== build 68 ==
## ieee754multiplier
module ieee754multiplier (
    input logic clk, rst_n,
    input logic [31:0] a_i,
    input logic [31:0] b_i,
    input logic start_i,
    output logic done_o,
    output logic nan_o,
    output logic inifinit_o,
    output logic overflow_o,
    output logic underflow_o,
    output logic [31:0] product_o
);
typedef enum logic[1:0] {
    INITIAL_STATE = 2'b00,
    MULTIPLY_STEP = 2'b01,
    RESULT_VERIFICATION_STEP = 2'b10,
    DONE = 2'b11
} MULTIPLIER_FSM_STATE;
MULTIPLIER_FSM_STATE current_state;
logic [31:0] a_r, b_r;  
logic signal_a, signal_b;
logic [7:0] exponent_a, exponent_b;
logic [23:0] mantissa_a, mantissa_b;  
logic [47:0] mantissa_temp;
logic [9:0] exponent_temp;
logic [31:0] product_r;      
logic [1:0]  exponent_hi_r;  
always_comb begin : MULTIPLIER_COMB_BLOCK
    signal_a = a_r[31];  
    signal_b = b_r[31];  
    exponent_a = a_r[30:23];  
    exponent_b = b_r[30:23];  
    mantissa_a[23] = 1;
    mantissa_a[22:0] = a_r[22:0];   
    mantissa_b[23] = 1;
    mantissa_b[22:0] = b_r[22:0];   
    if (mantissa_a[22-:23] == 0 || mantissa_b[22-:23] == 0) begin  
        mantissa_temp = 0;  
        exponent_temp = 0;  
    end else begin
        mantissa_temp = mantissa_a * mantissa_b;  
        exponent_temp = exponent_a + exponent_b - 127;  
        if (mantissa_temp[47] == 1) begin  
            mantissa_temp = mantissa_temp >> 1;  
            exponent_temp = exponent_temp + 1;  
        end
    end
end
always_ff @(posedge clk, negedge rst_n) begin : MULTIPLIER_FF_BLOCK
    if(!rst_n) begin
        current_state <= INITIAL_STATE;
        a_r <= 32'b0;
  ...
export LEC_CHECK = 0
export CAP_MARGIN = 40
export CELL_PAD_IN_SITES_DETAIL_PLACEMENT = 0
export CORE_ASPECT_RATIO = 0.93
export CORE_MARGIN = 2
export CORE_UTILIZATION = 72
export CTS_CLUSTER_DIAMETER = 242
export CTS_CLUSTER_SIZE = 21
export GPL_TIMING_DRIVEN = 1
export MAX_ROUTING_LAYER = met5
export PLACE_DENSITY_LB_ADDON = 0.03
export SETUP_SLACK_MARGIN = 1.16
export SLEW_MARGIN = 25
create_clock -name core_clock -period 7.59 [get_ports {clk}]
run.sh (not shown) runs the stock make flow with config.mk's settings and CLKGATE_MAP_FILE=.
--- input diff build 68..build 82 ---
Settings: PLACE_DENSITY_LB_ADDON: 0.03 -> unset; SETUP_SLACK_MARGIN: 1.16 -> -0.6; the clock period (ns, I/O delays scaled along): 7.59 -> 6.24.
--- outcome ---
- Build 82 -> stages 100% | layout checks FAIL | negative setup slack
- Build 82 reports its endpoint of the most critical setup path as product_r[18]$_DFFE_PN0P_ while build 68 reports exponent_hi_r[1]$_DFFE_PN0P_.
- Via-per-instance ratio delta for build 82 relative to build 68: 3.0% higher
- The total length of routed wires in build 82 is 1.09 times that in build 68.
> inputs changed (build 82 -> build 69)
Settings: SETUP_SLACK_MARGIN: -0.6 -> unset; CTS_CLUSTER_SIZE: 21 -> 100; CORE_UTILIZATION: 72 -> 32; PLACE_DENSITY: unset -> 0.9; CTS_CLUSTER_DIAMETER: 242 -> 308; the clock period (ns, I/O delays scaled along): 6.24 -> 9.79.
==> results <==
- The sole clean run among build 69 and build 82 is build 69.
- Compared with build 82, build 69 shows a lower utilization.
- Lower worst reg-to-reg path cell count among build 69 and build 82: build 69
- Between build 82 and build 69, minimum clock period after layout increased.
- Cmp build 69 and build 82 / clock buffer instance count of the final layout / higher: build 69
- In build 69, the logic area came out 780 µm² below the value in build 82.
- Build 69 vs build 82 on area growth from synthesis to layout: build 69 is the lower one.
- Final worst-path cycle share, build 69 and build 82: higher on build 82
- The run with more routed wire is build 82, not build 69.

========
== exp/delta ==
The RTL this note starts from:
==> flow/design.v <==
module ieee754multiplier (
    input logic clk, rst_n,
    input logic [31:0] a_i,
    input logic [31:0] b_i,
    input logic start_i,
    output logic done_o,
    output logic nan_o,
    output logic inifinit_o,
    output logic overflow_o,
    output logic underflow_o,
    output logic [31:0] product_o
);
typedef enum logic[1:0] {
    INITIAL_STATE = 2'b00,
    MULTIPLY_STEP = 2'b01,
    RESULT_VERIFICATION_STEP = 2'b10,
    DONE = 2'b11
} MULTIPLIER_FSM_STATE;
MULTIPLIER_FSM_STATE current_state;
logic [31:0] a_r, b_r;  
logic signal_a, signal_b;
logic [7:0] exponent_a, exponent_b;
logic [23:0] mantissa_a, mantissa_b;  
logic [47:0] mantissa_temp;
logic [9:0] exponent_temp;
logic [31:0] product_r;      
logic [1:0]  exponent_hi_r;  
always_comb begin : MULTIPLIER_COMB_BLOCK
    signal_a = a_r[31];  
    signal_b = b_r[31];  
    exponent_a = a_r[30:23];  
    exponent_b = b_r[30:23];  
    mantissa_a[23] = 1;
    mantissa_a[22:0] = a_r[22:0];   
    mantissa_b[23] = 1;
    mantissa_b[22:0] = b_r[22:0];   
    if (mantissa_a[22-:23] == 0 || mantissa_b[22-:23] == 0) begin  
        mantissa_temp = 0;  
        exponent_temp = 0;  
    end else begin
        mantissa_temp = mantissa_a * mantissa_b;  
        exponent_temp = exponent_a + exponent_b - 127;  
        if (mantissa_temp[47] == 1) begin  
            mantissa_temp = mantissa_temp >> 1;  
            exponent_temp = exponent_temp + 1;  
        end
    end
end
always_ff @(posedge clk, negedge rst_n) begin : MULTIPLIER_FF_BLOCK
    if(!rst_n) begin
        current_state <= INITIAL_STATE;
        a_r <= 32'b0;
        b_r <= 32'b0;
        product_r <= 32'b0;
        exponent_hi_r <= 2'b0;
        done_o <= 1'b0;
        nan_o <= 1'b0;
        inifinit_o <= 1'b0;
        overflow_o <= 1'b0;
        underflow_o <= 1'b0;
        product_o <= 32'b0;
    end else begin
        case (current_state)
            INITIAL_STATE, DONE: begin
                done_o <= 1'b0;
                if (start_i) begin
                    a_r <= a_i;
                    b_r <= b_i;
                    current_state <= MULTIPLY_STEP;
                end else begin
                    current_state <= INITIAL_STATE;
                end
            end
            MULTIPLY_STEP: begin
                product_r[31] <= signal_a ^ signal_b;  
                product_r[30:23] <= exponent_temp[7:0];  
                product_r[22:0] <= mantissa_temp[45:23];  
                exponent_hi_r <= exponent_temp[9:8];
                current_state <= RESULT_VERIFICATION_STEP;
            end
            RESULT_VERIFICATION_STEP: begin
                nan_o <= 1'b0;
                inifinit_o <= 1'b0;
                overflow_o <= 1'b0;
                underflow_o <= 1'b0;
                product_o <= product_r;
                if (product_r[30:23] == 8'hFF && product_r[22:0] != 23'b00) begin
                    nan_o <= 1'b1;
                    product_o <= 32'b00;
                end else if (product_r[30:23] == 8'b11111111 && product_r[22:0] == 23'b0) begin
                    inifinit_o <= 1'b1;
                end else if (exponent_hi_r[0] == 1'b1 || exponent_hi_r[1] == 1'b1) begin
                    overflow_o <= 1'b1;
                    product_o <= 32'h7FFFFFFF;
                end else if (product_r[30:23] == 8'b00000000) begin
                    underflow_o <= 1'b1;
                    product_o <= 32'b00;
                end
                done_o <= 1'b1;
                current_state <= DONE;
            end
        endcase
    end
end
endmodule
Settings: LEC_CHECK=0, CAP_MARGIN=0, CORE_MARGIN=2, CORE_UTILIZATION=72, SLEW_MARGIN=20; clock period 6.22 ns.
exp/delta had finished all stages when the layout checks came back failing, citing setup timing.
> inputs changed (exp/delta -> exp/nickel)
Settings: ABC_AREA: unset -> 1; CAP_MARGIN: 0 -> 15; SETUP_SLACK_MARGIN: unset -> 0.58; CTS_CLUSTER_SIZE: unset -> 10; the clock period (ns, I/O delays scaled along): 6.22 -> 8.2.
==> comparison <==
exp/nickel against exp/delta; total instance count after detailed placement is up by more than 10%.
When exp/nickel is measured against exp/delta, its data arrival time of the critical path turns out 0.44 ns higher.
exp/nickel completed; timing, DRC and antenna clean
Higher final setup slack of the worst path among exp/nickel and exp/delta: exp/nickel
Compared with exp/delta, exp/nickel shows number of well taps that has gone up by a few percent.
Area of the mapped netlist in exp/nickel is about 7% above exp/delta.
Compared with exp/delta, exp/nickel shows mean number of vias per cell lower by about 12%.
On wire length of the first global-routing pass: between exp/nickel and exp/delta, it ends up higher for exp/delta.
Changes in exp/harbor relative to exp/nickel:
Settings: SETUP_SLACK_MARGIN changed from 0.58 to 1.89; TNS_END_PERCENT newly set to 10; CAP_MARGIN changed from 15 to 5; PLACE_DENSITY_LB_ADDON newly set to 0.0; the clock period (ns, I/O delays scaled along) changed from 8.2 to 6.32.
### Flow results
The sole clean run among exp/nickel and exp/harbor is exp/nickel.
exp/harbor is listed as incomplete: the tool reported an error in 5_1_grt and the run ended there.
exp/nickel → exp/harbor: share of flip-flops with an asynchronous set or reset closely matched the old numbers; count of cells resized by post-cts repair increased by 98 relative to the old numbers; area share of xor/xnor cells in the synthesized design neither gained nor lost much.
exp/harbor -> exp/nickel: chip area in the Yosys report delta 0, exact match
The run showing the smaller area of placed instances is exp/nickel.
exp/harbor vs. exp/nickel: number of cells in the design after placement went up by 192.
Post-placement setup slack for exp/harbor is lower than for exp/nickel.
Comparing exp/harbor against exp/nickel, there is no change at all in number of hold-repair buffers added at the cts stage.

========
Starts from the design.v that is shown in full above.
==> flow/config.mk <==
export PLATFORM = sky130hd
export DESIGN_NAME = ieee754multiplier
export DESIGN_NICKNAME = ieee754multiplier
export VERILOG_FILES = /design/flow/design.v
export SDC_FILE = /design/flow/constraint.sdc
export NUM_CORES = 4
export LEC_CHECK = 0
export CAP_MARGIN = 20
export CORE_MARGIN = 2
export CORE_UTILIZATION = 40
export GPL_ROUTABILITY_DRIVEN = 0
export HOLD_SLACK_MARGIN = 0.19
export SLEW_MARGIN = 20
==> flow/constraint.sdc <==
create_clock -name core_clock -period 9.0 [get_ports {clk}]
set_input_delay 1.8000 -clock core_clock [delete_from_list [all_inputs] [get_ports {clk}]]
set_output_delay 1.8000 -clock core_clock [all_outputs]
set_load 0.01 [all_outputs]
Change:
- ABC_AREA: unset -> 1
- CELL_PAD_IN_SITES_DETAIL_PLACEMENT: unset -> 1
- CORE_ASPECT_RATIO: unset -> 1.21
- CORE_UTILIZATION: 40 -> 25
- GPL_TIMING_DRIVEN: unset -> 1
- HOLD_SLACK_MARGIN: 0.19 -> unset
- SETUP_SLACK_MARGIN: unset -> -0.8
- TNS_END_PERCENT: unset -> 35
- final area is higher by 8.3%
- hold slack stays flat
- worst setup slack gets better by 690 ps
- routed wire length came out higher by 19%
- utilization went down by 16 points
- global-route usage drops by 6.8 points
- critical path depth climbs by 4
